<file path="flow/design.v">
module ALU(
	input[31:0] SrcA,
	input[31:0] SrcB,
	input[3:0] ALUOp,
	output reg[31:0] ALUResult,
	output reg[3:0] ALUFlags
	);
	always @ (*)
	begin
		ALUFlags = 4'b0000;
		if(SrcA == SrcB)
			ALUFlags[2] = 1'b1;
		case(ALUOp)
			4'b0010:
			begin
				ALUResult = SrcA - SrcB;
			end
			4'b0100:
			begin
				ALUResult = SrcA + SrcB;
			end
			4'b1010:
			begin
				ALUResult = SrcA - SrcB;
			end
			4'b1101:
			begin
				ALUResult = SrcB;
			end
			default:
			begin
				ALUResult = 32'h00000000;
			end
		endcase
	end
endmodule
module Extend(  
	input[23:0] in,
	input[1:0] ImmSrc,
	output reg[31:0] ExtImm
	);
	integer i;
	always @ (*)
	begin
		case(ImmSrc  )
		  2'b00:
		begin
			ExtImm[7:0] = in[7:0];
			for(i=8; i<32; i=i+1)
				ExtImm[i] = in[7];
		end
		  2'b01:
		begin
			ExtImm[11:0] = in[11:0];
			for(i=12; i<32; i=i+1)
				ExtImm[i] = 'b0;
		end
		  2'b10:
		begin
			ExtImm[1:0] = 2'b00;
			ExtImm[25:2] = in[23:0];
			for(i=26; i<32; i=i+1)
				ExtImm[i] = in[23];
		end
		default:
			ExtImm = 'h00000000;
		endcase
	end
endmodule
module RegisterFile(
	input clk, 
	input reset, 
	input we,
	input[1:0] RegSrc,
	input[3:0] addr1,
	input[3:0] addr2,
	input[3:0] addr3,
	input[3:0] waddr,
	input[31:0] wdata,
	input[31:0] pcin,
	output reg[31:0] data1,
	output reg[31:0] data2,
	output reg[31:0] data3,
	output[31:0] pcout
	);
	reg[31:0] registers[15:0];
	integer idx;
	assign pcout = registers[15];
	always @ (posedge clk)
	begin
		if (reset)
		begin
			for(idx=0; idx<=15; idx=idx+1) begin
				registers[idx] <= 'h00000000;
			end
		end
		else  
		begin
			if(  we)
			begin
				if(RegSrc[0] != 1'b1)
					registers[waddr] <= wdata;
				else
					registers[14] <= registers[15] + 'd4;
			end
			if(  waddr != 4'b1111 || RegSrc[0] == 1'b1 || we == 1'b0)
				registers[15] <= pcin;
		end
	end
	always @ (*)
	begin
		begin
			if(  addr1 == 15)
			begin
				data1 = registers[15] + 32'd8;
			end
			else
			begin
				data1 = registers[addr1];
			end
			if(  addr2 == 15)
			begin
				data2 = registers[15] + 32'd8;
			end
			else
			begin
				if (  RegSrc[1] == 1'b0)
					data2 = registers[addr2];
				else
					data2 = registers[waddr];
			end
			if(  addr3 == 15)
			begin
				data3 = registers[15] + 32'd8;
			end
			else
			begin
				data3 = registers[addr3];
			end
		end
	end
endmodule
module Decoder (
	input[1:0] op,
	input[5:0] funct,
	output reg MemtoReg,
	output reg ALUSrc,
	output reg[1:0] ImmSrc,
	output reg[1:0] RegSrc,
	output reg[3:0] ALUOp,
	output reg Svalue
	);
	always @(*)
	begin
		case (op)
			2'b00:
			begin
				MemtoReg = 1'b0;
				ALUOp = funct[4:1];
				Svalue = funct[0];
				if(funct[5] == 1'b1)
				begin
					ALUSrc = 1'b1;
					ImmSrc = 2'b00;  
					RegSrc = 2'b00;
				end
				else
				begin
					ALUSrc = 1'b0;
					ImmSrc = 2'b00;
					RegSrc = 2'b00;
				end
			end
			2'b01:
			begin
				MemtoReg = 1'b1;
				ALUOp = (funct[3] == 1'b1) ? 4'b0100 : 4'b0010;
				Svalue = 1'b0;
				if(funct[5] == 1'b0)
				begin
					ALUSrc = 1'b1;
					ImmSrc = 2'b01;
					RegSrc = 2'b00;
				end
				else 
				begin
					ALUSrc = 1'b0;
					ImmSrc = 2'b01;
					RegSrc = 2'b00;				
				end
			end
			2'b10:
			begin
				MemtoReg = 1'b0;
				ALUOp = 4'b0100;
				Svalue = 1'b0;
				ALUSrc = 1'b1;
				ImmSrc = 2'b10;
				RegSrc = 2'b01;
			end
			default:
			begin
				MemtoReg = 1'b0;
				ALUOp = 4'b0000;
				Svalue = 1'b0;
				ALUSrc = 1'b0;
				ImmSrc = 2'b00;
				RegSrc = 2'b00;
			end
		endcase
	end
endmodule
module ConditionalLogic (
	input clk,
	input reset,
	input[1:0] op,
	input[5:0] funct,
	input[3:0] cond,
	input[3:0] ALUFlags,
	output reg PCSrc,
	output reg RegWrite,
	output reg MemWrite
	);
	reg condEx;
	reg Zero;
	always @(posedge clk)
	begin
		if (reset)
			Zero <= 1'b0;
		else if (op == 2'b00 && funct[4:1] == 4'b1010 && condEx == 1'b1)
			Zero <= ALUFlags[2];
	end
	always @(*)
	begin
		case(cond)
			4'b0000: condEx = (Zero == 1'b1) ? 1'b1 : 1'b0;
			4'b0001: condEx = (Zero == 1'b0) ? 1'b1 : 1'b0;
			default: condEx = 1'b1;
		endcase
	end
	always @(*)
	begin
		case(op)
			2'b00: 
			begin
				PCSrc = 1'b0;
				MemWrite = 1'b0;
				if(condEx == 1'b1)
					RegWrite = (funct[4:1] == 4'b0010 || funct[4:1] == 4'b0100 || funct[4:1] == 4'b1101) ? 1'b1 : 1'b0;
				else
					RegWrite = 1'b0;
			end
			2'b01:
			begin
				PCSrc = 1'b0;
				if(condEx == 1'b1)
				begin
					MemWrite = ~funct[0];
					RegWrite = funct[0];
				end
				else
				begin
					MemWrite = 1'b0;
					RegWrite = 1'b0;
				end
			end
			2'b10:
			begin
				MemWrite = 1'b0;
				if(condEx == 1'b1)
				begin
					PCSrc = 1'b1;
					RegWrite = (funct[4] == 1'b1) ? 1'b1 : 1'b0;
				end
				else
				begin
					PCSrc = 1'b0;
					RegWrite = 1'b0;
				end
			end
			default:
			begin
				PCSrc = 1'b0;
				MemWrite = 1'b0;
				RegWrite = 1'b0;
			end
		endcase
	end
endmodule
module ControlUnit(
	input clk,
	input reset,
	input[3:0] ALUFlags,
	input[3:0] cond,
	input[1:0] op,
	input[5:0] funct,
	output[3:0] ALUOp,
	output[1:0] ImmSrc,
	output[1:0] RegSrc,
	output PCSrc,
	output RegWrite,
	output MemWrite,
	output MemtoReg,
	output ALUSrc,
	output Svalue
	);
	Decoder _decoder(
		.op			(op),
		.funct		(funct),
		.MemtoReg	(MemtoReg),
		.ALUSrc		(ALUSrc),
		.ImmSrc		(ImmSrc),
		.RegSrc		(RegSrc),
		.ALUOp 		(ALUOp),
		.Svalue		(Svalue));
	ConditionalLogic _conditional(
		.clk		(clk),
		.reset		(reset),
		.op			(op),
		.funct		(funct),
		.cond		(cond),
		.ALUFlags	(ALUFlags),
		.PCSrc		(PCSrc),
		.RegWrite	(RegWrite),
		.MemWrite	(MemWrite));
endmodule
module ARMProcessor(
	input clk,
	input reset,
	output[31:0] pc,
	input[31:0] inst,
	input nIRQ,
	output[3:0] be,
	output[31:0] memaddr,
	output memwrite,
	output memread,
	output[31:0] writedata,
	input[31:0] readdata
	);
	assign pc = pctmp;
	assign be = 4'b1111;  
	wire[3:0] ReadAddr1, ReadAddr2, WriteAddr;
	wire[31:0] ReadData1, ReadData2, ReadData3;
	wire[31:0] Result, ExtImm, SrcB, ALUResult, PCPlus4, PCBranch, pctmp;
	wire[3:0] ALUOp, ALUFlags;
	wire[1:0] RegSrc, ImmSrc;
	wire PCSrc, RegWrite, MemWrite, MemtoReg, ALUSrc, Svalue;
	wire[31:0] NextPC;
	assign ReadAddr1 = inst[19:16];
	assign ReadAddr2 = inst[3:0];
	assign WriteAddr = inst[15:12];
	assign memaddr = ALUResult;
	assign memwrite = MemWrite;
	assign memread = 'b1;
	assign writedata = ReadData3;
	assign SrcB = (ALUSrc == 1'b0) ? ReadData2 : ExtImm;
	assign Result = (MemtoReg == 1'b0) ? ALUResult : readdata;
	assign PCPlus4 = pctmp + 32'd4;
	assign PCBranch = pctmp + ExtImm + 32'd8;
	assign NextPC = (PCSrc == 1'b0) ? PCPlus4 : PCBranch;
	ControlUnit _ControlUnit(
			.clk(clk),
			.reset(reset),
			.ALUFlags(ALUFlags), 
			.cond(inst[31:28]), 
			.op(inst[27:26]), 
			.funct(inst[25:20]), 
			.ALUOp(ALUOp), 
			.ImmSrc(ImmSrc), 
			.RegSrc(RegSrc),  
			.PCSrc(PCSrc), 
			.RegWrite(RegWrite), 
			.MemWrite(MemWrite), 
			.MemtoReg(MemtoReg), 
			.ALUSrc(ALUSrc), 
			.Svalue(Svalue)
	);
	RegisterFile _RegisterFile( 
			.clk(clk), 
			.reset(reset), 
			.we(RegWrite), 
			.RegSrc(RegSrc), 
			.addr1(ReadAddr1), 
			.addr2(ReadAddr2), 
			.addr3(WriteAddr),
			.waddr(WriteAddr), 
			.wdata(Result), 
			.pcin(NextPC), 
			.data1(ReadData1), 
			.data2(ReadData2), 
			.data3(ReadData3), 
			.pcout(pctmp)
	);
	Extend _Extend( 
		.in(inst[23:0]), 
		.ImmSrc(ImmSrc), 
		.ExtImm(ExtImm) 
	);
	ALU _ALU( 
		.SrcA(ReadData1), 
		.SrcB(SrcB), 
		.ALUOp(ALUOp), 
		.ALUFlags(ALUFlags), 
		.ALUResult(ALUResult) 
	); 
endmodule
</file>
<file path="flow/run.sh">
#!/bin/bash
# the make line also repeats each setting of config.mk as NAME=value (left out here)
make -C /OpenROAD-flow-scripts/flow DESIGN_CONFIG=/design/flow/config.mk WORK_HOME=/design/flow/orfs CLKGATE_MAP_FILE= finish
</file>
<file path="flow/config.mk">
export PLATFORM = sky130hd
export DESIGN_NAME = ARMProcessor
export DESIGN_NICKNAME = ARMProcessor
export VERILOG_FILES = /design/flow/design.v
export SDC_FILE = /design/flow/constraint.sdc
export NUM_CORES = 4
export LEC_CHECK = 0
export CAP_MARGIN = 20
export CORE_MARGIN = 2
export CORE_UTILIZATION = 72
export CTS_CLUSTER_DIAMETER = 102
export CTS_CLUSTER_SIZE = 58
export PLACE_DENSITY_LB_ADDON = 0.26
export SLEW_MARGIN = 20
export TNS_END_PERCENT = 5
</file>
<file path="flow/constraint.sdc">
create_clock -name core_clock -period 6.21 [get_ports {clk}]
set_input_delay 1.2420 -clock core_clock [delete_from_list [all_inputs] [get_ports {clk}]]
set_output_delay 1.2420 -clock core_clock [all_outputs]
set_load 0.01 [all_outputs]
</file>
==> impl_metrics.yaml, run 1 <==
# flow metrics
synthesis:
  synthDominantCellAreaShare: 0.391
  simple_gate_area_frac: 0.120
  synthTopCellsByCount: "edfxtp_1, nor2_1, mux4_2"
  synth_area_per_cell_um2: 11.4
  postSynthSeqShare: 0.392
  ys_cells: 3455
  synth_top_cell_by_count: "edfxtp_1"
  area_leaders: "edfxtp_1, mux4_2, nor2_1"
  ys_ff: 513
  synthXorXnorAreaFrac: 0.0219
  ys_types: 108
  ys_chip_area_um2: 39300
  top_area_cell: "edfxtp_1"
  aoi_share: 0.133
  yosysWarnings: 5
  synthMuxAreaShare: 0.243
  async_flop_share: 0
  synth-main-ff-cell: "edfxtp_1"
  ys_sh_adder: 0.0436
  synthCells: 3455
  syn_area_um2: 39300
  ys_top_logic_family: "multiplexers"
  edf_count: 512
global_routing:
  grt_usage: 0.872
  overflow: 151
floorplanning:
  die_height_um: 238
  fp-utilization: 0.728
  core.rowCount: 85
  pin_count: 169
  die_area_um2: 56400
  core_um2: 53900
  die_x_um: 238
place:
  dp.cells: 4700
  port_buffers: 162
  place.gp.congestion: 1.08
  preCtsSetupSlack_ps: -1310
  dp_hpwl_mm: 116
clocking:
  cts_root_buf: "clkbuf_16"
  htreeDepth: 1
  cts_buffers: 14
  clockBufferDepth: 3
  clkSinkCount: 513
run_status:
  stop_error: "[ERROR GRT-0232] Routing congestion too high. Check the congestion heatmap in the GUI."
  haltStage: "global routing"
  outcome: "stopped before the end"
-- metrics by stage --
step	cell area (µm²)	total power, mW	utilization
3_5_place_dp	46400	8.78	0.860
2_1_floorplan	39900	6.62	-
4_1_cts	48200	10.6	0.894
3_3_place_gp	46400	8.61	0.860
-- metal layers --
layer	global-route usage	overflow
met5	0.670	5
met4	0.837	58
met3	0.812	17
met2	0.955	58
met1	0.871	13
-- timing repair --
item,in CTS
gates resized,256
gates cloned,7
hold buffers,0
endpoints found under the setup margin,32
buffers inserted,51
pin swaps,68
==> run 2, diff against run 1 <==
CAP_MARGIN = 15   (was 20)
CELL_PAD_IN_SITES_DETAIL_PLACEMENT = 1   (was unset)
CORE_MARGIN = 7   (was 2)
CORE_UTILIZATION = 56   (was 72)
CTS_CLUSTER_DIAMETER = 363   (was 102)
CTS_CLUSTER_SIZE = 22   (was 58)
MAX_ROUTING_LAYER = met4   (was unset)
PLACE_DENSITY_LB_ADDON = 0.23   (was 0.26)
SLEW_MARGIN = 5   (was 20)
TNS_END_PERCENT = unset   (was 5)
clock period = 10.2 ns   (was 6.21 ns; I/O delays follow)
==> impl_metrics.yaml, run 2 <==
# physical design summary
setup_path:
  crit_required_ps: 8160
  path_delay_family: "AND-OR/OR-AND gates"
  crit_end: "memaddr[30]"
  crit_type: "in -> out"
  cp_slowest_cell: "clkdlybuf4s50_1"
  path_cells: "clkdlybuf4s50_1, inv_1, ha_1, mux2_2, o21ba_2, buf_4, a211oi_1, o21ai_0, and2_1, ha_1, inv_1, a21oi_1, o31ai_1, or3_1, o22a_1, a221o_1, o221a_1, a22oi_4, clkdlybuf4s50_1"
  r2r_slack_ps: 2600
  cp.arrival_ps: 8010
  r2r_cells: 16
  critical_path.startpoint: "inst[26]"
  r2r_end: "_RegisterFile.registers[2][24]"
  reg2reg_from: "_RegisterFile.registers[15][3]"
  crit_buf_inv: 5
  path_depth: 19
  end_kind: "output pin"
  cp-start-kind: "primary input"
  worstPathMaxFanout: 15
  cp_slowest_stage_delay_ps: 630
synthesis:
  synthMuxAreaShare: 0.243
  synthCells: 3455
  ys_types: 108
  syn_area_um2: 39300
  synth_top_cell_by_count: "edfxtp_1"
  ys_top_logic_family: "multiplexers"
  ys_chip_area_um2: 39300
  edf_count: 512
  yosysWarnings: 5
  top_area_cell: "edfxtp_1"
  ys_sh_adder: 0.0436
  synthDominantCellAreaShare: 0.391
  simple_gate_area_frac: 0.120
  ys_cells: 3455
  synthXorXnorAreaFrac: 0.0219
  aoi_share: 0.133
  postSynthSeqShare: 0.392
  ys_ff: 513
  synthTopCellsByCount: "edfxtp_1, nor2_1, mux4_2"
  async_flop_share: 0
  area_leaders: "edfxtp_1, mux4_2, nor2_1"
  synth_area_per_cell_um2: 11.4
  synth-main-ff-cell: "edfxtp_1"
clocking:
  tritoncts: "done"
  clockBufferDepth: 3
  path_clk_slew_ps: 120
  htreeDepth: 1
  worstSkewPairLatency_ps: 680
  cts_root_buf: "clkbuf_16"
  cts_buffers: 27
  clkSinkCount: 513
power:
  report.power.total_mw: 6.21
  p_seq_frac: 0.407
  power.share.clock: 0.201
  power-top-group: "registers"
  p_per_area_nw_per_um2: 145
  power.ir.vdd_worst_uv: 166
  p_int_mw: 3.80
  power_clock_mw: 1.25
  p_seq_mw: 2.53
  netSwitchingFraction: 0.388
  p_leak_nw: 15.4
  power.switching_mw: 2.41
  p_comb_frac: 0.392
  comb-power_mw: 2.43
sta:
  fin_crit_sh: 0.985
  min_period_ps: 10050
  finalMaxSlewViolations: 0
  hold_viol_final: 0
  rsz0062_at_grt: "false"
  tightest_slew_ps: 1420
  fin_skew_ps: 56.8
  setup_violations: 0
  holdWs_ps: 538
  timing.fmax_mhz: 99.5
  fin_setup_tns_ps: 0
  max_slew_margin: 0.0529
floorplanning:
  die_area_um2: 77700
  core_um2: 68900
  pin_count: 169
  core.rowCount: 96
  die_height_um: 279
  die_x_um: 279
  fp-utilization: 0.570
global_routing:
  grt_max_degree: 73
  grt_pass1_vias: 36000
  grt_usage: 0.437
  grt_pass1_wl_mm: 245
  antenna_found_initial: 7
  overflow: 0
detailed_routing:
  wl_met3_mm: 28.3
  wl_mm: 173
  drt-vias-per-instance: 7.90
  wl_met2_mm: 75.7
  wl_met1_mm: 56.6
  routedWlPerCell_um: 38.8
  antenna_left: 0
  num_vias: 35300
  drc: 0
  top_layer: "met4"
  drtPass1Iterations: 8
  drt_iter0_drc: 5914
place:
  dp_hpwl_mm: 117
  place.gp.congestion: 1.00
  place_area_um2: 42100
  port_buffers: 162
run_status:
  outcome: "finished clean"
run:
  max_cap_viol_count: 0
  log.warning_count: 64
hold_path:
  worstHoldPathType: "reg -> reg"
  hold_depth: 2
  hold_end: "_ControlUnit._conditional.Zero"
  holdCritStartpoint: "_ControlUnit._conditional.Zero"
cells_and_area:
  nets: 3722
  stdcell_area_um2: 42900
  area.growth.synth_to_final_pct: 9.13
[run 2: timing repair]
item                                    CTS  global route
hold buffers                              0             0
buffers inserted                          0             0
resized                                   0             1
endpoints found under the setup margin    0             1
[run 2: routing by layer]
| layer | vias to the layer above | GRT usage |
|---|---|---|
| met2 | 3483 | 0.649 |
| met1 | 17300 | 0.522 |
| met5 | - | - |
| met3 | 1039 | 0.159 |
| met4 | 0 | 0.233 |
| li1 | 13400 | - |
[run 2: area by class of cell]
type                    count  area, µm²
inverters                  88        330
well taps                 931       1160
fillers                  7054      26100
multi-input cells        2571      22300
repair buffers            319       2910
diodes                      6       15.0
clock inverters             2       25.0
flip-flops and latches    513      15400
clock buffers              37        713
[run 2: per-stage QoR]
| step | setup slack [ps] | utilization | instances |
|---|---|---|---|
| after global placement | 471 | 0.610 | 4419 |
| final | 151 | 0.622 | 4467 |
| after global routing | 40.1 | 0.622 | 4466 |
| after detailed placement | 421 | 0.610 | 4419 |
| after floorplan | 1420 | - | 3489 |
| after CTS | 391 | 0.621 | 4458 |
==> run 3, diff against run 2 <==
ABC_AREA = 1   (was unset)
CAP_MARGIN = 10   (was 15)
CELL_PAD_IN_SITES_DETAIL_PLACEMENT = unset   (was 1)
CELL_PAD_IN_SITES_GLOBAL_PLACEMENT = 2   (was unset)
CORE_ASPECT_RATIO = 1.03   (was unset)
CORE_MARGIN = 2   (was 7)
CORE_UTILIZATION = 40   (was 56)
CTS_CLUSTER_DIAMETER = 169   (was 363)
CTS_CLUSTER_SIZE = unset   (was 22)
GPL_ROUTABILITY_DRIVEN = 0   (was unset)
PLACE_DENSITY_LB_ADDON = unset   (was 0.23)
SETUP_SLACK_MARGIN = 2.5   (was unset)
SLEW_MARGIN = 20   (was 5)
clock period = 9.0 ns   (was 10.2 ns; I/O delays follow)
==> impl_metrics.yaml, run 3 <==
# physical design summary
synthesis:
  synthCells: 5623
  ys_chip_area_um2: 41200
  ys_ff: 513
  aoi_share: 0.242
  edf_count: 512
  postSynthSeqShare: 0.373
  ys_sh_adder: 0.0415
  synthTopCellsByCount: "nand2_1, nor2_1, o21ai_0"
  simple_gate_area_frac: 0.233
  top_area_cell: "edfxtp_1"
  area_leaders: "edfxtp_1, o21ai_0, nand2_1"
  synth-main-ff-cell: "edfxtp_1"
  synthDominantCellAreaShare: 0.373
  yosysWarnings: 5
  async_flop_share: 0
  syn_area_um2: 41200
  synthXorXnorAreaFrac: 0.0138
  ys_types: 74
  synthMuxAreaShare: 0.000546
  ys_cells: 5623
  synth_area_per_cell_um2: 7.33
  synth_top_cell_by_count: "nand2_1"
  ys_top_logic_family: "AND-OR/OR-AND gates"
setup_path:
  cp-start-kind: "primary input"
  cp_slowest_stage_delay_ps: 390
  end_kind: "output pin"
  cp_slowest_cell: "fa_2"
  path_depth: 23
  r2r_slack_ps: 1980
  r2r_cells: 40
  cp_common_cell: "nand2_4"
  crit_end: "memaddr[20]"
  crit_type: "in -> out"
  r2r_end: "_RegisterFile.registers[12][20]"
  crit_buf_inv: 9
  critical_path.startpoint: "inst[19]"
  path_delay_family: "buffers and inverters"
  reg2reg_from: "_RegisterFile.registers[15][3]"
  cp.arrival_ps: 5410
  worstPathMaxFanout: 9
  path_cells: "buf_4, buf_12, inv_1, buf_4, nand3_1, o211ai_1, ha_2, inv_2, fa_2, inv_2, nand2_4, a21oi_4, nand3_2, nand3_4, nand2_4, nand2_4, inv_4, o21ai_4, or2_1, nand2_2, buf_6, nand3_4, buf_6"
  crit_required_ps: 7200
power:
  comb-power_mw: 4.03
  power.share.clock: 0.282
  p_int_mw: 5.66
  p_comb_frac: 0.420
  netSwitchingFraction: 0.409
  p_seq_mw: 2.85
  report.power.total_mw: 9.59
  power.ir.vdd_worst_uv: 154
  power_clock_mw: 2.71
  power.switching_mw: 3.92
  p_leak_nw: 22.1
  p_seq_frac: 0.297
  power-top-group: "combinational cells"
  p_per_area_nw_per_um2: 174
hold_path:
  worstHoldPathType: "reg -> reg"
  hold_depth: 2
  hold_end: "_ControlUnit._conditional.Zero"
  holdCritStartpoint: "_ControlUnit._conditional.Zero"
sta:
  setup_violations: 0
  fin_crit_sh: 0.801
  fin_ws_ps: 1790
  fin_skew_ps: 53.3
  tightest_slew_ps: 1130
  fin_setup_tns_ps: 0
  timing.fmax_mhz: 139
  finalMaxSlewViolations: 0
  min_period_ps: 7210
  max_slew_margin: 0.244
  hold_viol_final: 0
  rsz0062_at_grt: "true"
clocking:
  worstSkewPairLatency_ps: 710
  clkSinkCount: 513
  htreeDepth: 3
  cts_hold_buf: 0
  path_clk_slew_ps: 50
  cts_buffers: 66
  clockBufferDepth: 3
  tritoncts: "done"
  cts_root_buf: "clkbuf_16"
detailed_routing:
  routedWlPerCell_um: 33.8
  drt_iter0_drc: 7227
  drc: 0
  drt-vias-per-instance: 6.46
  drtPass1Iterations: 6
  num_vias: 48500
  wl_mm: 254
  antenna_left: 0
floorplanning:
  fp-utilization: 0.403
  core.rowCount: 119
  pin_count: 169
  die_area_um2: 106000
  core_um2: 102000
  die_x_um: 320
  die_height_um: 330
run:
  max_cap_viol_count: 0
  log.warning_count: 69
global_routing:
  grt_max_degree: 64
  overflow: 0
  grt_pass1_wl_mm: 344
  grt_usage: 0.478
  grt_pass1_vias: 44600
  antenna_found_initial: 3
place:
  preCtsSetupSlack_ps: 389
  dp_hpwl_mm: 158
  port_buffers: 162
run_status:
  outcome: "finished clean"
cells_and_area:
  nets: 6317
  fin_util: 0.540
  area.growth.synth_to_final_pct: 33.9
[run 3: final cells by class]
type	instances	area, µm²
repair buffers	775	8430
inverters	549	2290
well taps	1331	1670
clock inverters	37	392
clock buffers	81	1710
multi-input cells	4202	25200
diodes	4	10.0
fillers	9774	47100
repair inverters	8	115
flip-flops and latches	513	15400
[run 3: repair_timing]
item / in CTS / in global routing
gates resized: 913 / 238
buffers inserted: 293 / 62
endpoints found under the hold margin: 0 / 0
gates cloned: 46 / 4
pin swaps: 172 / 99
endpoints found under the setup margin: 182 / 101
[run 3: metal layers]
metal	track usage	vias to the layer above	routed length [µm]
met3	0.123	997	32700
li1	-	20500	-
met4	0.316	0	21100
met5	-	-	0
met1	0.596	23300	94300
met2	0.683	3691	106000
[run 3: through the flow]
stage	hold WS (ps)	area, µm²	instances
2_1_floorplan	451	41400	5657
3_3_place_gp	472	45100	6973
3_5_place_dp	482	45100	6973
4_1_cts	489	53700	7430
5_1_grt	516	55200	7498
6_report	485	55200	7500
==> run 4, diff against run 3 <==
CAP_MARGIN = 20   (was 10)
CELL_PAD_IN_SITES_GLOBAL_PLACEMENT = unset   (was 2)
CORE_ASPECT_RATIO = unset   (was 1.03)
CORE_UTILIZATION = 72   (was 40)
CTS_CLUSTER_DIAMETER = 368   (was 169)
CTS_CLUSTER_SIZE = 74   (was unset)
GPL_ROUTABILITY_DRIVEN = unset   (was 0)
PLACE_DENSITY = 0.35   (was unset)
SETUP_SLACK_MARGIN = 1.12   (was 2.5)
TNS_END_PERCENT = 10   (was unset)
clock period = 4.34 ns   (was 9.0 ns; I/O delays follow)
==> impl_metrics.yaml, run 4 <==
# flow metrics
synthesis:
  ys_ff: 513
  async_flop_share: 0
  synth_area_per_cell_um2: 7.33
  synthMuxAreaShare: 0.000546
  ys_types: 74
  synthDominantCellAreaShare: 0.373
  area_leaders: "edfxtp_1, o21ai_0, nand2_1"
  synth_top_cell_by_count: "nand2_1"
  simple_gate_area_frac: 0.233
  edf_count: 512
  yosysWarnings: 5
  ys_chip_area_um2: 41200
  synthXorXnorAreaFrac: 0.0138
  synthCells: 5623
  ys_sh_adder: 0.0415
  synth-main-ff-cell: "edfxtp_1"
  postSynthSeqShare: 0.373
  ys_cells: 5623
  ys_top_logic_family: "AND-OR/OR-AND gates"
  top_area_cell: "edfxtp_1"
  syn_area_um2: 41200
  synthTopCellsByCount: "nand2_1, nor2_1, o21ai_0"
  aoi_share: 0.242
run_status:
  stop_error: "[ERROR DPL-0038] Utilization greater than 100%, impossible to legalize"
  outcome: "stopped before the end"
  haltStage: "clock tree synthesis"
place:
  place.gp.congestion: 1.34
  preCtsSetupSlack_ps: -1670
  dp_hpwl_mm: 172
  dp.cells: 7399
  port_buffers: 162
  place_area_um2: 53300
floorplanning:
  core.rowCount: 87
  die_height_um: 243
  pin_count: 169
  die_area_um2: 59200
  die_x_um: 243
  core_um2: 56500
  fp-utilization: 0.730
==> run 4: stage by stage <==
stage          hold slack, ps  power (mW)
3_5_place_dp              537        13.7
3_3_place_gp              470        13.3
2_1_floorplan             451        9.49
==> run 5, diff against run 4 <==
ABC_AREA = unset   (was 1)
CORE_UTILIZATION = 57   (was 72)
CTS_CLUSTER_DIAMETER = unset   (was 368)
CTS_CLUSTER_SIZE = 58   (was 74)
MAX_ROUTING_LAYER = unset   (was met4)
PLACE_DENSITY = unset   (was 0.35)
SETUP_SLACK_MARGIN = unset   (was 1.12)
TNS_END_PERCENT = 5   (was 10)
clock period = 5.75 ns   (was 4.34 ns; I/O delays follow)
==> impl_metrics.yaml, run 5 <==
# physical design summary
run_status:
  outcome: "finished with violations"
  failed_checks: "negative setup slack"
synthesis:
  ys_cells: 3455
  synth_top_cell_by_count: "edfxtp_1"
  edf_count: 512
  yosysWarnings: 5
  ys_sh_adder: 0.0436
  ys_types: 108
  ys_chip_area_um2: 39300
  simple_gate_area_frac: 0.120
  top_area_cell: "edfxtp_1"
  synthDominantCellAreaShare: 0.391
  ys_top_logic_family: "multiplexers"
  synthTopCellsByCount: "edfxtp_1, nor2_1, mux4_2"
  area_leaders: "edfxtp_1, mux4_2, nor2_1"
  async_flop_share: 0
  synthCells: 3455
  synthMuxAreaShare: 0.243
  postSynthSeqShare: 0.392
  synth_area_per_cell_um2: 11.4
  synthXorXnorAreaFrac: 0.0219
  ys_ff: 513
  syn_area_um2: 39300
  aoi_share: 0.133
  synth-main-ff-cell: "edfxtp_1"
sta:
  finalMaxSlewViolations: 0
  tightest_slew_ps: 1170
  fin_ws_ps: -1670
  holdWs_ps: 542
  min_period_ps: 7420
  hold_viol_final: 0
  timing.fmax_mhz: 135
  rsz0062_at_grt: "true"
  max_slew_margin: 0.219
  fin_crit_sh: 1.29
  setup_violations: 206
  fin_skew_ps: 42.4
setup_path:
  r2r_slack_ps: -70
  path_depth: 21
  worstPathMaxFanout: 8
  critical_path.startpoint: "inst[16]"
  cp_slowest_cell: "o211ai_1"
  crit_buf_inv: 9
  path_cells: "clkbuf_16, buf_12, buf_12, buf_12, buf_16, mux4_2, o211ai_1, o221ai_2, buf_6, ha_4, buf_8, nor2b_1, o211ai_1, nand2_1, or3_1, o22a_1, a221o_1, buf_6, a221oi_4, a22oi_4, buf_6"
  cp-start-kind: "primary input"
  reg2reg_from: "_RegisterFile.registers[4][19]"
  cp.arrival_ps: 6270
  crit_required_ps: 4600
  path_delay_family: "AND-OR/OR-AND gates"
  r2r_cells: 21
  r2r_end: "_RegisterFile.registers[1][30]"
  crit_type: "in -> out"
  cp_slowest_stage_delay_ps: 640
  crit_end: "memaddr[30]"
  end_kind: "output pin"
global_routing:
  grt_pass1_vias: 39400
  grt_usage: 0.501
  grt_pass1_wl_mm: 258
  overflow: 0
  grt_max_degree: 139
  antenna_found_initial: 8
clocking:
  path_clk_slew_ps: 70
  htreeDepth: 2
  worstSkewPairLatency_ps: 630
  clkSinkCount: 513
  tritoncts: "done"
  cts_hold_buf: 0
  clockBufferDepth: 3
  cts_buffers: 49
  cts_root_buf: "clkbuf_16"
detailed_routing:
  routedWlPerCell_um: 35.6
  drt_iter0_drc: 8033
  num_vias: 39900
  drt-vias-per-instance: 7.60
  wl_mm: 187
  drc: 0
  drtPass1Iterations: 14
  antenna_left: 0
place:
  place.gp.congestion: 1.05
  port_buffers: 162
  dp_hpwl_mm: 118
  preCtsSetupSlack_ps: -1610
  place_area_um2: 48100
power:
  comb-power_mw: 6.12
  power.share.clock: 0.249
  p_per_area_nw_per_um2: 270
  power.ir.vdd_worst_uv: 321
  p_leak_nw: 20.5
  netSwitchingFraction: 0.363
  p_seq_frac: 0.316
  p_comb_frac: 0.435
  power_clock_mw: 3.50
  p_int_mw: 8.96
  power-top-group: "combinational cells"
  power.switching_mw: 5.12
  p_seq_mw: 4.45
floorplanning:
  die_area_um2: 71000
  core.rowCount: 96
  die_height_um: 266
  core_um2: 68300
  pin_count: 169
  fp-utilization: 0.575
  die_x_um: 266
run:
  max_cap_viol_count: 0
  log.warning_count: 75
hold_path:
  worstHoldPathType: "reg -> reg"
  holdCritStartpoint: "_ControlUnit._conditional.Zero"
  hold_depth: 2
  hold_end: "_ControlUnit._conditional.Zero"
cells_and_area:
  fin_util: 0.762
  nets: 4531
  area.growth.synth_to_final_pct: 32.5
  stdcell_area_um2: 52100
  fill_cells: 4098
==> run 5: repair_timing <==
action | in CTS | in global routing
setup buffers | 55 | 46
hold endpoints to repair | 0 | 0
resized | 257 | 148
cloned | 6 | 1
pin swaps | 84 | 79
setup endpoints to repair | 161 | 150
==> run 5: layout make-up <==
class / instances / area (µm²) / area share
Multi-Input combinational cell: 2571 / 23700 / 0.456
Sequential cell: 513 / 15400 / 0.296
Timing Repair Buffer: 1106 / 9850 / 0.189
Clock buffer: 56 / 1250 / 0.0241
Tap cell: 882 / 1100 / 0.0212
Clock inverter: 33 / 360 / 0.00692
Inverter: 88 / 333 / 0.00639
Antenna cell: 6 / 15.0 / 0.000288
==> run 5: layer usage <==
layer | vias to the layer above | track usage | part of all wire
li1 | 15100 | - | -
met4 | 17 | 0.322 | 0.093
met2 | 4596 | 0.736 | 0.42
met5 | - | 0.00901 | 0.0013
met1 | 18500 | 0.601 | 0.31
met3 | 1699 | 0.222 | 0.18
==> run 5: metrics by stage <==
stage | instances | power (mW) | setup TNS, ps
floorplan | 3489 | 7.18 | -1620
global placement | 5055 | 9.68 | -183470
detailed placement | 5055 | 9.78 | -227740
CTS | 5203 | 13.4 | -18350
global route | 5249 | 14.3 | -86160
finish | 5255 | 14.1 | -89390
==> run 6, diff against run 5 <==
ABC_AREA = 1   (was unset)
CAP_MARGIN = 35   (was 20)
CELL_PAD_IN_SITES_DETAIL_PLACEMENT = 0   (was unset)
CELL_PAD_IN_SITES_GLOBAL_PLACEMENT = 2   (was unset)
CORE_ASPECT_RATIO = 1.17   (was unset)
CORE_MARGIN = 9   (was 2)
CORE_UTILIZATION = 30   (was 57)
CTS_CLUSTER_DIAMETER = 363   (was unset)
CTS_CLUSTER_SIZE = 22   (was 58)
GPL_ROUTABILITY_DRIVEN = 1   (was unset)
GPL_TIMING_DRIVEN = 0   (was unset)
MAX_ROUTING_LAYER = met4   (was unset)
MIN_ROUTING_LAYER = met2   (was unset)
PLACE_DENSITY_LB_ADDON = 0.07   (was unset)
SLEW_MARGIN = 15   (was 20)
TNS_END_PERCENT = unset   (was 5)
clock period = 10.2 ns   (was 5.75 ns; I/O delays follow)
==> impl_metrics.yaml, run 6 <==
# flow metrics
synthesis:
  syn_area_um2: 41200
  postSynthSeqShare: 0.373
  edf_count: 512
  ys_top_logic_family: "AND-OR/OR-AND gates"
  area_leaders: "edfxtp_1, o21ai_0, nand2_1"
  ys_ff: 513
  simple_gate_area_frac: 0.233
  synthMuxAreaShare: 0.000546
  ys_types: 74
  top_area_cell: "edfxtp_1"
  synth_top_cell_by_count: "nand2_1"
  ys_chip_area_um2: 41200
  synthTopCellsByCount: "nand2_1, nor2_1, o21ai_0"
  async_flop_share: 0
  synth_area_per_cell_um2: 7.33
  ys_sh_adder: 0.0415
  yosysWarnings: 5
  synthDominantCellAreaShare: 0.373
  synthXorXnorAreaFrac: 0.0138
  synth-main-ff-cell: "edfxtp_1"
  synthCells: 5623
  ys_cells: 5623
  aoi_share: 0.242
floorplanning:
  die_area_um2: 151000
  core.rowCount: 146
  fp-utilization: 0.303
  die_x_um: 361
  core_um2: 136000
  die_height_um: 419
  pin_count: 169
place:
  place_area_um2: 47000
  place.gp.congestion: 1.42
  dp_hpwl_mm: 285
  port_buffers: 158
clocking:
  clkSinkCount: 513
  htreeDepth: 1
  cts_root_buf: "clkbuf_16"
  cts_buffers: 27
  clockBufferDepth: 3
global_routing:
  overflow: 3143
  grt_usage: 0.916
run_status:
  outcome: "stopped before the end"
  stop_error: "[ERROR GRT-0116] Global routing finished with congestion. Check the congestion regions in the DRC Viewer."
  haltStage: "global routing"
==> run 6: metrics by stage <==
step	util	instances	setup slack [ps]
floorplan	-	5657	2980
global placement	0.332	7591	-2750
detailed placement	0.346	7691	-1390
CTS	0.353	7733	1.58
==> run 6: metal layers <==
metal,track usage,overflow
met4,0.780,281
met1,-,-
met3,0.984,2376
met5,-,-
met2,0.927,486
==> run 6: timing repair <==
item                                    in CTS
gates resized                               86
setup buffers                                6
endpoints found under the setup margin      26
pin swaps                                    4
hold buffers                                 0
==> run 7, diff against run 6 <==
ABC_AREA = unset   (was 1)
CAP_MARGIN = 20   (was 35)
CELL_PAD_IN_SITES_DETAIL_PLACEMENT = unset   (was 0)
CELL_PAD_IN_SITES_GLOBAL_PLACEMENT = unset   (was 2)
CORE_ASPECT_RATIO = unset   (was 1.17)
CORE_MARGIN = 2   (was 9)
CORE_UTILIZATION = 58   (was 30)
CTS_CLUSTER_DIAMETER = unset   (was 363)
CTS_CLUSTER_SIZE = 37   (was 22)
GPL_ROUTABILITY_DRIVEN = unset   (was 1)
GPL_TIMING_DRIVEN = unset   (was 0)
MAX_ROUTING_LAYER = unset   (was met4)
MIN_ROUTING_LAYER = unset   (was met2)
PLACE_DENSITY_LB_ADDON = unset   (was 0.07)
SETUP_SLACK_MARGIN = 1.14   (was unset)
SLEW_MARGIN = 20   (was 15)
clock period = 6.83 ns   (was 10.2 ns; I/O delays follow)
==> impl_metrics.yaml, run 7 <==
# physical design summary
setup_path:
  path_delay_family: "AND-OR/OR-AND gates"
  crit_end: "memaddr[30]"
  cp.arrival_ps: 5860
  crit_buf_inv: 6
  cp_slowest_stage_delay_ps: 390
  reg2reg_from: "_RegisterFile.registers[15][4]"
  r2r_slack_ps: -200
  end_kind: "output pin"
  r2r_cells: 34
  crit_type: "in -> out"
  r2r_end: "_RegisterFile.registers[0][24]"
  path_depth: 17
  worstPathMaxFanout: 30
  cp_slowest_cell: "mux4_2"
  critical_path.startpoint: "inst[17]"
  cp-start-kind: "primary input"
  cp_common_cell: "buf_4"
  crit_required_ps: 5460
  path_cells: "buf_8, buf_6, buf_4, mux4_2, mux2i_1, o221ai_1, buf_4, ha_1, or3_1, o221a_2, or3_1, o22a_1, a221o_1, buf_4, a221oi_4, a22oi_4, buf_6"
power:
  power.ir.vdd_worst_uv: 245
  p_leak_nw: 19.9
  power.switching_mw: 4.42
  p_int_mw: 7.68
  power-top-group: "combinational cells"
  p_seq_frac: 0.310
  p_per_area_nw_per_um2: 232
  comb-power_mw: 5.28
  power.share.clock: 0.253
  p_seq_mw: 3.75
  p_comb_frac: 0.436
  netSwitchingFraction: 0.365
  power_clock_mw: 3.06
synthesis:
  simple_gate_area_frac: 0.120
  synthTopCellsByCount: "edfxtp_1, nor2_1, mux4_2"
  synthCells: 3455
  ys_types: 108
  aoi_share: 0.133
  async_flop_share: 0
  synthDominantCellAreaShare: 0.391
  ys_chip_area_um2: 39300
  synth_area_per_cell_um2: 11.4
  ys_top_logic_family: "multiplexers"
  synth-main-ff-cell: "edfxtp_1"
  edf_count: 512
  synth_top_cell_by_count: "edfxtp_1"
  syn_area_um2: 39300
  postSynthSeqShare: 0.392
  top_area_cell: "edfxtp_1"
  yosysWarnings: 5
  ys_sh_adder: 0.0436
  synthXorXnorAreaFrac: 0.0219
  ys_ff: 513
  area_leaders: "edfxtp_1, mux4_2, nor2_1"
  synthMuxAreaShare: 0.243
  ys_cells: 3455
detailed_routing:
  wl_mm: 183
  drc: 0
  antenna_left: 0
  routedWlPerCell_um: 35.9
  drt_iter0_drc: 7293
  drtPass1Iterations: 13
  drt-vias-per-instance: 7.61
  num_vias: 38900
sta:
  tightest_slew_ps: 1140
  timing.fmax_mhz: 138
  fin_skew_ps: 35.2
  fin_ws_ps: -391
  finalMaxSlewViolations: 0
  hold_viol_final: 0
  setup_violations: 34
  rsz0062_at_grt: "true"
  fin_crit_sh: 1.06
  max_slew_margin: 0.236
  min_period_ps: 7220
clocking:
  clockBufferDepth: 3
  path_clk_slew_ps: 70
  tritoncts: "done"
  cts_buffers: 52
  worstSkewPairLatency_ps: 650
  clkSinkCount: 513
  htreeDepth: 2
  cts_hold_buf: 0
  cts_root_buf: "clkbuf_16"
place:
  dp.cells: 4851
  dp_hpwl_mm: 112
  place_area_um2: 46600
  preCtsSetupSlack_ps: -908
  place.gp.congestion: 1.04
  port_buffers: 162
floorplanning:
  fp-utilization: 0.585
  die_height_um: 264
  pin_count: 169
  die_x_um: 264
  die_area_um2: 69800
  core_um2: 67200
  core.rowCount: 95
global_routing:
  overflow: 0
  grt_max_degree: 62
  grt_pass1_wl_mm: 251
  antenna_found_initial: 8
  grt_usage: 0.496
  grt_pass1_vias: 37900
cells_and_area:
  nets: 4390
  area.growth.synth_to_final_pct: 32.4
  fin_cells: 5106
  fin_util: 0.775
  seqCellArea_um2: 15400
  area.combinational_um2: 24500
  fill_cells: 4003
  stdcell_area_um2: 52000
hold_path:
  holdCritStartpoint: "_ControlUnit._conditional.Zero"
  hold_depth: 2
  worstHoldPathType: "reg -> reg"
  hold_end: "_ControlUnit._conditional.Zero"
run_status:
  outcome: "finished with violations"
  failed_checks: "negative setup slack"
run:
  max_cap_viol_count: 0
  log.warning_count: 69
run 7: cell type report:
| type | instances | share of cell area |
|---|---|---|
| multi-input combinational | 2571 | 0.470 |
| sequential | 513 | 0.296 |
| timing repair buffer | 962 | 0.173 |
| clock buffer | 59 | 0.0259 |
| tap | 873 | 0.0210 |
| clock inverter | 36 | 0.00712 |
| inverter | 88 | 0.00649 |
| antenna | 4 | 0.000192 |
run 7: repair_timing:
item	4_1_cts	5_1_grt
cloned	8	7
gates resized	401	208
setup endpoints to repair	302	309
pin swaps	128	111
buffers inserted	82	59
run 7: per-stage QoR:
stage | TNS [ps] | hold slack [ps] | power, mW
finish | -9760 | 536 | 12.1
floorplan | 0 | 451 | 6.09
global placement | -13320 | 515 | 7.94
detailed placement | -14910 | 517 | 8.02
global route | -11540 | 571 | 12.3
CTS | -1470 | 529 | 11.3
run 7: layer usage:
metal  wire length, µm  track usage
met2             75800        0.730
met5               223     0.000693
met1             56400        0.600
met3             33400        0.219
met4             17200        0.305
==> run 8, diff against run 7 <==
ABC_AREA = 1   (was unset)
CAP_MARGIN = 35   (was 20)
CELL_PAD_IN_SITES_DETAIL_PLACEMENT = 0   (was unset)
CELL_PAD_IN_SITES_GLOBAL_PLACEMENT = 2   (was unset)
CORE_ASPECT_RATIO = 1.17   (was unset)
CORE_MARGIN = 5   (was 2)
CORE_UTILIZATION = 56   (was 58)
CTS_CLUSTER_DIAMETER = 363   (was unset)
CTS_CLUSTER_SIZE = 22   (was 37)
GPL_ROUTABILITY_DRIVEN = 1   (was unset)
GPL_TIMING_DRIVEN = 0   (was unset)
HOLD_SLACK_MARGIN = 0.06   (was unset)
MAX_ROUTING_LAYER = met4   (was unset)
MIN_ROUTING_LAYER = met2   (was unset)
PLACE_DENSITY_LB_ADDON = 0.07   (was unset)
SETUP_SLACK_MARGIN = unset   (was 1.14)
SLEW_MARGIN = 15   (was 20)
clock period = 10.2 ns   (was 6.83 ns; I/O delays follow)
==> impl_metrics.yaml, run 8 <==
# flow metrics
run_status:
  outcome: "stopped before the end"
  stop_error: "[ERROR FLW-0024] Place density exceeds 1.0 (current PLACE_DENSITY_LB_ADDON =  0.07). Please check if the value of  PLACE_DENSITY_LB_ADDON is between 0 and 0.99."
  haltStage: "global placement without I/O"
synthesis:
  ys_top_logic_family: "AND-OR/OR-AND gates"
  ys_types: 74
  area_leaders: "edfxtp_1, o21ai_0, nand2_1"
  ys_sh_adder: 0.0415
  edf_count: 512
  synth_area_per_cell_um2: 7.33
  async_flop_share: 0
  ys_ff: 513
  top_area_cell: "edfxtp_1"
  ys_cells: 5623
  synthMuxAreaShare: 0.000546
  yosysWarnings: 5
  postSynthSeqShare: 0.373
  aoi_share: 0.242
  synthDominantCellAreaShare: 0.373
  synthCells: 5623
  ys_chip_area_um2: 41200
  simple_gate_area_frac: 0.233
  synthTopCellsByCount: "nand2_1, nor2_1, o21ai_0"
  synth-main-ff-cell: "edfxtp_1"
  synthXorXnorAreaFrac: 0.0138
  syn_area_um2: 41200
  synth_top_cell_by_count: "nand2_1"
floorplanning:
  core.rowCount: 107
  die_height_um: 304
  die_x_um: 261
  die_area_um2: 79200
  fp-utilization: 0.565
  core_um2: 73000
==> run 9, diff against run 8 <==
ABC_AREA = unset   (was 1)
CAP_MARGIN = 20   (was 35)
CELL_PAD_IN_SITES_DETAIL_PLACEMENT = unset   (was 0)
CELL_PAD_IN_SITES_GLOBAL_PLACEMENT = unset   (was 2)
CORE_ASPECT_RATIO = unset   (was 1.17)
CORE_MARGIN = 2   (was 5)
CORE_UTILIZATION = 45   (was 56)
CTS_CLUSTER_DIAMETER = unset   (was 363)
CTS_CLUSTER_SIZE = unset   (was 22)
GPL_ROUTABILITY_DRIVEN = unset   (was 1)
GPL_TIMING_DRIVEN = unset   (was 0)
HOLD_SLACK_MARGIN = unset   (was 0.06)
MAX_ROUTING_LAYER = unset   (was met4)
MIN_ROUTING_LAYER = unset   (was met2)
PLACE_DENSITY_LB_ADDON = unset   (was 0.07)
SETUP_SLACK_MARGIN = 0.51   (was unset)
SLEW_MARGIN = 20   (was 15)
clock period = 5.47 ns   (was 10.2 ns; I/O delays follow)
==> impl_metrics.yaml, run 9 <==
# physical design summary
setup_path:
  cp_slowest_cell: "mux4_2"
  cp_slowest_stage_delay_ps: 510
  r2r_cells: 28
  cp-start-kind: "primary input"
  crit_end: "memaddr[29]"
  path_delay_family: "AND-OR/OR-AND gates"
  path_cells: "clkbuf_16, buf_8, buf_6, mux4_2, mux2i_2, nor2_1, a221o_2, buf_6, ha_4, nand3b_1, a21o_1, a21o_1, a211oi_2, a211oi_2, buf_4, o41a_1, o41ai_4, mux2i_2, or3_4, buf_6"
  end_kind: "output pin"
  path_depth: 20
  crit_required_ps: 4380
  cp_common_cell: "buf_6"
  crit_type: "in -> out"
  cp.arrival_ps: 5330
  worstPathMaxFanout: 5
  r2r_end: "_RegisterFile.registers[15][25]"
  r2r_slack_ps: -200
  critical_path.startpoint: "inst[16]"
  crit_buf_inv: 6
  reg2reg_from: "_RegisterFile.registers[15][7]"
sta:
  setup_violations: 101
  max_slew_margin: 0.204
  fin_skew_ps: 44.2
  hold_viol_final: 0
  min_period_ps: 6420
  rsz0062_at_grt: "true"
  fin_ws_ps: -950
  finalMaxSlewViolations: 0
  fin_crit_sh: 1.17
  timing.fmax_mhz: 156
  tightest_slew_ps: 1190
clocking:
  worstSkewPairLatency_ps: 670
  cts_buffers: 57
  tritoncts: "done"
  cts_root_buf: "clkbuf_16"
  clkSinkCount: 513
  htreeDepth: 2
  path_clk_slew_ps: 90
  cts_hold_buf: 0
  clockBufferDepth: 3
power:
  p_per_area_nw_per_um2: 283
  p_leak_nw: 21.2
  power.switching_mw: 5.40
  power.ir.vdd_worst_uv: 260
  p_seq_frac: 0.299
  p_seq_mw: 4.64
  p_comb_frac: 0.439
  power.share.clock: 0.262
  power-top-group: "combinational cells"
  comb-power_mw: 6.81
  power_clock_mw: 4.07
  netSwitchingFraction: 0.348
  p_int_mw: 10.1
place:
  dp_hpwl_mm: 117
  place_area_um2: 49200
  place.gp.congestion: 1.01
  dp.cells: 5372
  port_buffers: 162
synthesis:
  synthDominantCellAreaShare: 0.391
  area_leaders: "edfxtp_1, mux4_2, nor2_1"
  ys_types: 108
  syn_area_um2: 39300
  top_area_cell: "edfxtp_1"
  synth-main-ff-cell: "edfxtp_1"
  synthMuxAreaShare: 0.243
  ys_cells: 3455
  synth_area_per_cell_um2: 11.4
  ys_top_logic_family: "multiplexers"
  synth_top_cell_by_count: "edfxtp_1"
  synthCells: 3455
  edf_count: 512
  synthTopCellsByCount: "edfxtp_1, nor2_1, mux4_2"
  yosysWarnings: 5
  ys_sh_adder: 0.0436
  ys_chip_area_um2: 39300
  async_flop_share: 0
  simple_gate_area_frac: 0.120
  aoi_share: 0.133
  synthXorXnorAreaFrac: 0.0219
  postSynthSeqShare: 0.392
  ys_ff: 513
floorplanning:
  die_x_um: 299
  die_height_um: 299
  die_area_um2: 89700
  fp-utilization: 0.453
  pin_count: 169
  core.rowCount: 108
  core_um2: 86600
cells_and_area:
  fin_util: 0.632
  area.growth.synth_to_final_pct: 39.5
  fin_cells: 5634
  stdcell_area_um2: 54800
  nets: 4634
run:
  max_cap_viol_count: 0
  log.warning_count: 71
global_routing:
  grt_pass1_wl_mm: 239
  overflow: 0
  grt_pass1_vias: 35900
  antenna_found_initial: 4
  grt_max_degree: 138
  grt_usage: 0.362
detailed_routing:
  num_vias: 36600
  antenna_left: 0
  drt_iter0_drc: 4703
  routedWlPerCell_um: 29.6
  drtPass1Iterations: 7
  wl_mm: 167
  drc: 0
  drt-vias-per-instance: 6.49
hold_path:
  hold_end: "_ControlUnit._conditional.Zero"
  worstHoldPathType: "reg -> reg"
  holdCritStartpoint: "_ControlUnit._conditional.Zero"
  hold_depth: 2
run_status:
  outcome: "finished with violations"
  failed_checks: "negative setup slack"
==> run 9: routing by layer <==
layer	global-route usage	wire length (µm)
met5	0	12
met1	0.479	61000
met2	0.554	74300
met4	0.151	8140
met3	0.111	23100
==> run 9: timing repair <==
action / 4_1_cts / 5_1_grt
gates cloned: 10 / 6
resized: 385 / 220
pin swaps: 97 / 123
endpoints found under the setup margin: 414 / 389
hold endpoints to repair: 0 / 0
setup buffers: 79 / 61
==> run 9: final cells by class <==
| type | instances | area (µm²) |
|---|---|---|
| diodes | 3 | 7.51 |
| clock buffers | 64 | 1500 |
| clock inverters | 39 | 423 |
| fillers | 6681 | 31800 |
| inverters | 88 | 338 |
| multi-input cells | 2571 | 24600 |
| flip-flops and latches | 513 | 15400 |
| well taps | 1155 | 1450 |
| repair buffers | 1201 | 11100 |
==> run 9: metrics by stage <==
stage	hold slack [ps]	worst slack (ps)	power, mW	TNS, ps
2_1_floorplan	451	-490	7.66	-3810
3_3_place_gp	474	-1750	10.4	-225200
3_5_place_dp	498	-1750	10.4	-238200
4_1_cts	511	-1050	14.8	-17120
5_1_grt	592	-1070	16.0	-36040
6_report	541	-950	15.5	-25670
==> run 10, diff against run 9 <==
ABC_AREA = 1   (was unset)
CORE_UTILIZATION = 72   (was 45)
CTS_CLUSTER_DIAMETER = 400   (was unset)
CTS_CLUSTER_SIZE = 100   (was unset)
PLACE_DENSITY = 0.41   (was unset)
SETUP_SLACK_MARGIN = unset   (was 0.51)
clock period = 3.96 ns   (was 5.47 ns; I/O delays follow)
==> impl_metrics.yaml, run 10 <==
# flow metrics
run_status:
  outcome: "stopped before the end"
  haltStage: "clock tree synthesis"
  stop_error: "[ERROR DPL-0038] Utilization greater than 100%, impossible to legalize"
synthesis:
  synthMuxAreaShare: 0.000546
  area_leaders: "edfxtp_1, o21ai_0, nand2_1"
  ys_sh_adder: 0.0415
  ys_top_logic_family: "AND-OR/OR-AND gates"
  syn_area_um2: 41200
  synthDominantCellAreaShare: 0.373
  ys_types: 74
  synth-main-ff-cell: "edfxtp_1"
  synth_top_cell_by_count: "nand2_1"
  edf_count: 512
  synthXorXnorAreaFrac: 0.0138
  ys_ff: 513
  postSynthSeqShare: 0.373
  ys_cells: 5623
  synthTopCellsByCount: "nand2_1, nor2_1, o21ai_0"
  async_flop_share: 0
  yosysWarnings: 5
  top_area_cell: "edfxtp_1"
  ys_chip_area_um2: 41200
  synthCells: 5623
  simple_gate_area_frac: 0.233
  synth_area_per_cell_um2: 7.33
  aoi_share: 0.242
floorplanning:
  fp-utilization: 0.730
  die_height_um: 243
  die_x_um: 243
  die_area_um2: 59200
  core_um2: 56500
  core.rowCount: 87
  pin_count: 169
place:
  place_area_um2: 54400
  port_buffers: 162
  dp_hpwl_mm: 178
  place.gp.congestion: 1.39
-- run 10: stage by stage --
stage	setup WS (ps)	std cells
3_5_place_dp	-2100	7550
2_1_floorplan	-210	5657
3_3_place_gp	-1830	7550
==> run 11, diff against run 10 <==
ABC_AREA = unset   (was 1)
CTS_CLUSTER_DIAMETER = 102   (was 400)
CTS_CLUSTER_SIZE = 58   (was 100)
PLACE_DENSITY = unset   (was 0.41)
PLACE_DENSITY_LB_ADDON = 0.28   (was unset)
TNS_END_PERCENT = 5   (was unset)
clock period = 6.25 ns   (was 3.96 ns; I/O delays follow)
==> impl_metrics.yaml, run 11 <==
# flow metrics
run_status:
  outcome: "stopped before the end"
  haltStage: "global routing"
  stop_error: "[ERROR GRT-0232] Routing congestion too high. Check the congestion heatmap in the GUI."
global_routing:
  grt_usage: 0.825
  overflow: 15
synthesis:
  synth-main-ff-cell: "edfxtp_1"
  ys_cells: 3455
  synthXorXnorAreaFrac: 0.0219
  syn_area_um2: 39300
  async_flop_share: 0
  ys_top_logic_family: "multiplexers"
  ys_chip_area_um2: 39300
  edf_count: 512
  synthDominantCellAreaShare: 0.391
  synth_area_per_cell_um2: 11.4
  aoi_share: 0.133
  postSynthSeqShare: 0.392
  yosysWarnings: 5
  ys_sh_adder: 0.0436
  ys_ff: 513
  synthMuxAreaShare: 0.243
  synthTopCellsByCount: "edfxtp_1, nor2_1, mux4_2"
  ys_types: 108
  area_leaders: "edfxtp_1, mux4_2, nor2_1"
  synth_top_cell_by_count: "edfxtp_1"
  simple_gate_area_frac: 0.120
  top_area_cell: "edfxtp_1"
  synthCells: 3455
floorplanning:
  core_um2: 53900
  pin_count: 169
  die_area_um2: 56400
  fp-utilization: 0.728
  die_height_um: 238
  die_x_um: 238
  core.rowCount: 85
place:
  preCtsSetupSlack_ps: -1240
  dp_hpwl_mm: 116
  port_buffers: 162
  place.gp.congestion: 1.11
  dp.cells: 4710
clocking:
  clockBufferDepth: 3
  htreeDepth: 1
  cts_root_buf: "clkbuf_16"
  clkSinkCount: 513
  cts_hold_buf: 0
  cts_buffers: 15
-- run 11: per-layer routing --
| metal | overflow | global-route usage |
|---|---|---|
| met3 | 10 | 0.756 |
| met4 | 2 | 0.772 |
| met1 | 0 | 0.819 |
| met5 | 1 | 0.594 |
| met2 | 2 | 0.933 |
-- run 11: per-stage QoR --
stage          hold WS, ps  area (µm²)  power (mW)
4_1_cts                530       48400        10.6
3_5_place_dp           512       46300        8.77
3_3_place_gp           509       46300        8.58
2_1_floorplan          451       39800        6.55
-- run 11: repair_timing --
action,in CTS
cloned,8
resized,266
setup buffers,43
endpoints found under the setup margin,29
pin swaps,56
==> run 12, diff against run 11 <==
ABC_AREA = 1   (was unset)
CELL_PAD_IN_SITES_GLOBAL_PLACEMENT = 2   (was unset)
CORE_UTILIZATION = 50   (was 72)
CTS_CLUSTER_DIAMETER = 97   (was 102)
CTS_CLUSTER_SIZE = unset   (was 58)
GPL_ROUTABILITY_DRIVEN = 1   (was unset)
HOLD_SLACK_MARGIN = 0.3   (was unset)
MAX_ROUTING_LAYER = met5   (was unset)
PLACE_DENSITY_LB_ADDON = unset   (was 0.28)
TNS_END_PERCENT = unset   (was 5)
clock period = 7.23 ns   (was 6.25 ns; I/O delays follow)
==> impl_metrics.yaml, run 12 <==
# physical design summary
power:
  power_clock_mw: 3.10
  p_per_area_nw_per_um2: 217
  p_leak_nw: 20.7
  p_int_mw: 6.67
  p_comb_frac: 0.389
  power.switching_mw: 4.19
  comb-power_mw: 4.22
  p_seq_mw: 3.53
  power.ir.vdd_worst_uv: 185
  p_seq_frac: 0.325
  netSwitchingFraction: 0.386
  power.share.clock: 0.285
  power-top-group: "combinational cells"
synthesis:
  synthTopCellsByCount: "nand2_1, nor2_1, o21ai_0"
  synthXorXnorAreaFrac: 0.0138
  async_flop_share: 0
  ys_types: 74
  yosysWarnings: 5
  ys_sh_adder: 0.0415
  syn_area_um2: 41200
  ys_ff: 513
  synth_area_per_cell_um2: 7.33
  synthDominantCellAreaShare: 0.373
  area_leaders: "edfxtp_1, o21ai_0, nand2_1"
  edf_count: 512
  aoi_share: 0.242
  ys_top_logic_family: "AND-OR/OR-AND gates"
  synthMuxAreaShare: 0.000546
  synthCells: 5623
  postSynthSeqShare: 0.373
  synth-main-ff-cell: "edfxtp_1"
  synth_top_cell_by_count: "nand2_1"
  ys_chip_area_um2: 41200
  ys_cells: 5623
  simple_gate_area_frac: 0.233
  top_area_cell: "edfxtp_1"
setup_path:
  r2r_end: "_RegisterFile.registers[7][22]"
  cp-start-kind: "primary input"
  cp_slowest_cell: "o311ai_0"
  crit_end: "memaddr[21]"
  crit_required_ps: 5780
  crit_type: "in -> out"
  path_depth: 19
  critical_path.startpoint: "inst[16]"
  path_cells: "clkbuf_8, inv_6, buf_12, a21oi_1, o311ai_0, a32o_1, ha_2, nor2_1, inv_1, nor2_1, inv_1, nor2_2, nand4_1, nand3_1, nor2_1, nor2_1, nand2_1, nand3_1, clkdlybuf4s50_1"
  crit_buf_inv: 6
  r2r_slack_ps: 1330
  r2r_cells: 24
  end_kind: "output pin"
  reg2reg_from: "_RegisterFile.registers[15][3]"
  cp_common_cell: "nor2_1"
  path_delay_family: "AND-OR/OR-AND gates"
  cp_slowest_stage_delay_ps: 710
  worstPathMaxFanout: 47
  cp.arrival_ps: 5810
cells_and_area:
  seqCellArea_um2: 15400
  nets: 6304
  area.growth.synth_to_final_pct: 21.4
  area.combinational_um2: 22500
  fill_cells: 7622
  fin_cells: 7221
run_status:
  failed_checks: "negative setup slack"
  outcome: "finished with violations"
sta:
  finalMaxSlewViolations: 0
  holdWs_ps: 494
  fin_setup_tns_ps: -28.7
  fin_crit_sh: 1.00
  timing.fmax_mhz: 138
  min_period_ps: 7260
  hold_viol_final: 0
  max_slew_margin: 0.221
  fin_skew_ps: 39.9
  fin_ws_ps: -28.7
  rsz0062_at_grt: "true"
  setup_violations: 1
  tightest_slew_ps: 1170
clocking:
  tritoncts: "done"
  htreeDepth: 2
  clkSinkCount: 513
  worstSkewPairLatency_ps: 670
  path_clk_slew_ps: 70
  cts_root_buf: "clkbuf_16"
  cts_buffers: 58
  clockBufferDepth: 3
hold_path:
  hold_end: "_ControlUnit._conditional.Zero"
  holdCritStartpoint: "_ControlUnit._conditional.Zero"
  worstHoldPathType: "reg -> reg"
  hold_depth: 2
global_routing:
  grt_pass1_vias: 43100
  antenna_found_initial: 7
  grt_pass1_wl_mm: 297
  grt_usage: 0.480
  grt_max_degree: 98
  overflow: 0
run:
  max_cap_viol_count: 0
  log.warning_count: 69
floorplanning:
  die_x_um: 291
  pin_count: 169
  fp-utilization: 0.504
  core.rowCount: 105
  die_height_um: 291
  die_area_um2: 84800
  core_um2: 81800
place:
  dp.cells: 7103
  place.gp.congestion: 1.15
  port_buffers: 162
  dp_hpwl_mm: 151
detailed_routing:
  antenna_left: 0
  routedWlPerCell_um: 29.0
  drtPass1Iterations: 7
  num_vias: 47100
  drc: 0
  drt_iter0_drc: 8143
  wl_mm: 210
  drt-vias-per-instance: 6.52
-- run 12: final cells by class --
type	instances	area share
multi-input cells	4200	0.449
flip-flops and latches	513	0.308
repair buffers	780	0.136
inverters	549	0.0417
clock buffers	75	0.0303
well taps	1070	0.0267
clock inverters	32	0.00810
diodes	2	0.000100
-- run 12: what timing repair did --
action / CTS / global route
endpoints found under the setup margin: 18 / 26
buffers inserted: 2 / 7
resized: 31 / 100
hold buffers: 0 / 0
pin swaps: 3 / 9
-- run 12: per-stage QoR --
stage                     instance area (µm²)  worst slack (ps)   util  power (mW)
after floorplan                         41400              1200      -        5.55
after global placement                  47600              -191  0.582        7.50
after detailed placement                47700              -277  0.583        7.52
after CTS                               49700              7.54  0.607        10.6
after global routing                    50100              -178  0.612        11.1
final                                   50100             -28.7  0.612        10.9
-- run 12: per-layer routing --
layer / GRT usage / routed length, µm / up-vias / share of wire
met1: 0.619 / 73900 / 21700 / 0.35
met3: 0.129 / 31200 / 965 / 0.15
met2: 0.696 / 86100 / 3935 / 0.41
met4: 0.342 / 18400 / 8 / 0.088
li1: - / - / 20400 / -
met5: 0 / 57 / - / 0.00027
==> run 13, diff against run 12 <==
CAP_MARGIN = 0   (was 20)
CELL_PAD_IN_SITES_GLOBAL_PLACEMENT = unset   (was 2)
CORE_UTILIZATION = 59   (was 50)
CTS_CLUSTER_DIAMETER = 372   (was 97)
CTS_CLUSTER_SIZE = 98   (was unset)
GPL_ROUTABILITY_DRIVEN = unset   (was 1)
HOLD_SLACK_MARGIN = unset   (was 0.3)
MAX_ROUTING_LAYER = unset   (was met5)
PLACE_DENSITY = 0.35   (was unset)
SETUP_SLACK_MARGIN = 0.51   (was unset)
TNS_END_PERCENT = 10   (was unset)
clock period = 4.42 ns   (was 7.23 ns; I/O delays follow)
==> impl_metrics.yaml, run 13 <==
# flow metrics
run_status:
  outcome: "stopped before the end"
  haltStage: "global routing"
  stop_error: "[ERROR GRT-0232] Routing congestion too high. Check the congestion heatmap in the GUI."
synthesis:
  synth_area_per_cell_um2: 7.33
  syn_area_um2: 41200
  ys_ff: 513
  top_area_cell: "edfxtp_1"
  synthCells: 5623
  ys_chip_area_um2: 41200
  yosysWarnings: 5
  aoi_share: 0.242
  synth-main-ff-cell: "edfxtp_1"
  ys_top_logic_family: "AND-OR/OR-AND gates"
  synthDominantCellAreaShare: 0.373
  ys_sh_adder: 0.0415
  synthMuxAreaShare: 0.000546
  ys_types: 74
  async_flop_share: 0
  area_leaders: "edfxtp_1, o21ai_0, nand2_1"
  postSynthSeqShare: 0.373
  ys_cells: 5623
  synthTopCellsByCount: "nand2_1, nor2_1, o21ai_0"
  synth_top_cell_by_count: "nand2_1"
  edf_count: 512
  simple_gate_area_frac: 0.233
  synthXorXnorAreaFrac: 0.0138
floorplanning:
  fp-utilization: 0.598
  die_area_um2: 72000
  die_height_um: 268
  core.rowCount: 96
  pin_count: 169
  die_x_um: 268
  core_um2: 68900
clocking:
  htreeDepth: 1
  cts_root_buf: "clkbuf_16"
  clockBufferDepth: 3
  clkSinkCount: 513
  cts_buffers: 9
place:
  dp_hpwl_mm: 160
  place.gp.congestion: 1.22
  preCtsSetupSlack_ps: -1750
  place_area_um2: 53900
  port_buffers: 162
  dp.cells: 7625
global_routing:
  grt_usage: 0.777
  overflow: 200
run 13: timing repair:
item / in CTS
gates cloned: 9
gates resized: 731
setup buffers: 133
hold buffers: 0
pin swaps: 182
endpoints found under the hold margin: 0
setup endpoints to repair: 546
run 13: through the flow:
| step | total power [mW] | setup TNS [ps] |
|---|---|---|
| 2_1_floorplan | 9.32 | 0 |
| 3_3_place_gp | 13.3 | -469800 |
| 3_5_place_dp | 13.4 | -520780 |
| 4_1_cts | 16.1 | -52150 |
run 13: layer usage:
layer / GRT usage / overflow
met1: 0.805 / 21
met2: 0.914 / 96
met3: 0.645 / 20
met4: 0.703 / 62
met5: 0.445 / 1
Power is estimated from default activity; no workload was simulated.
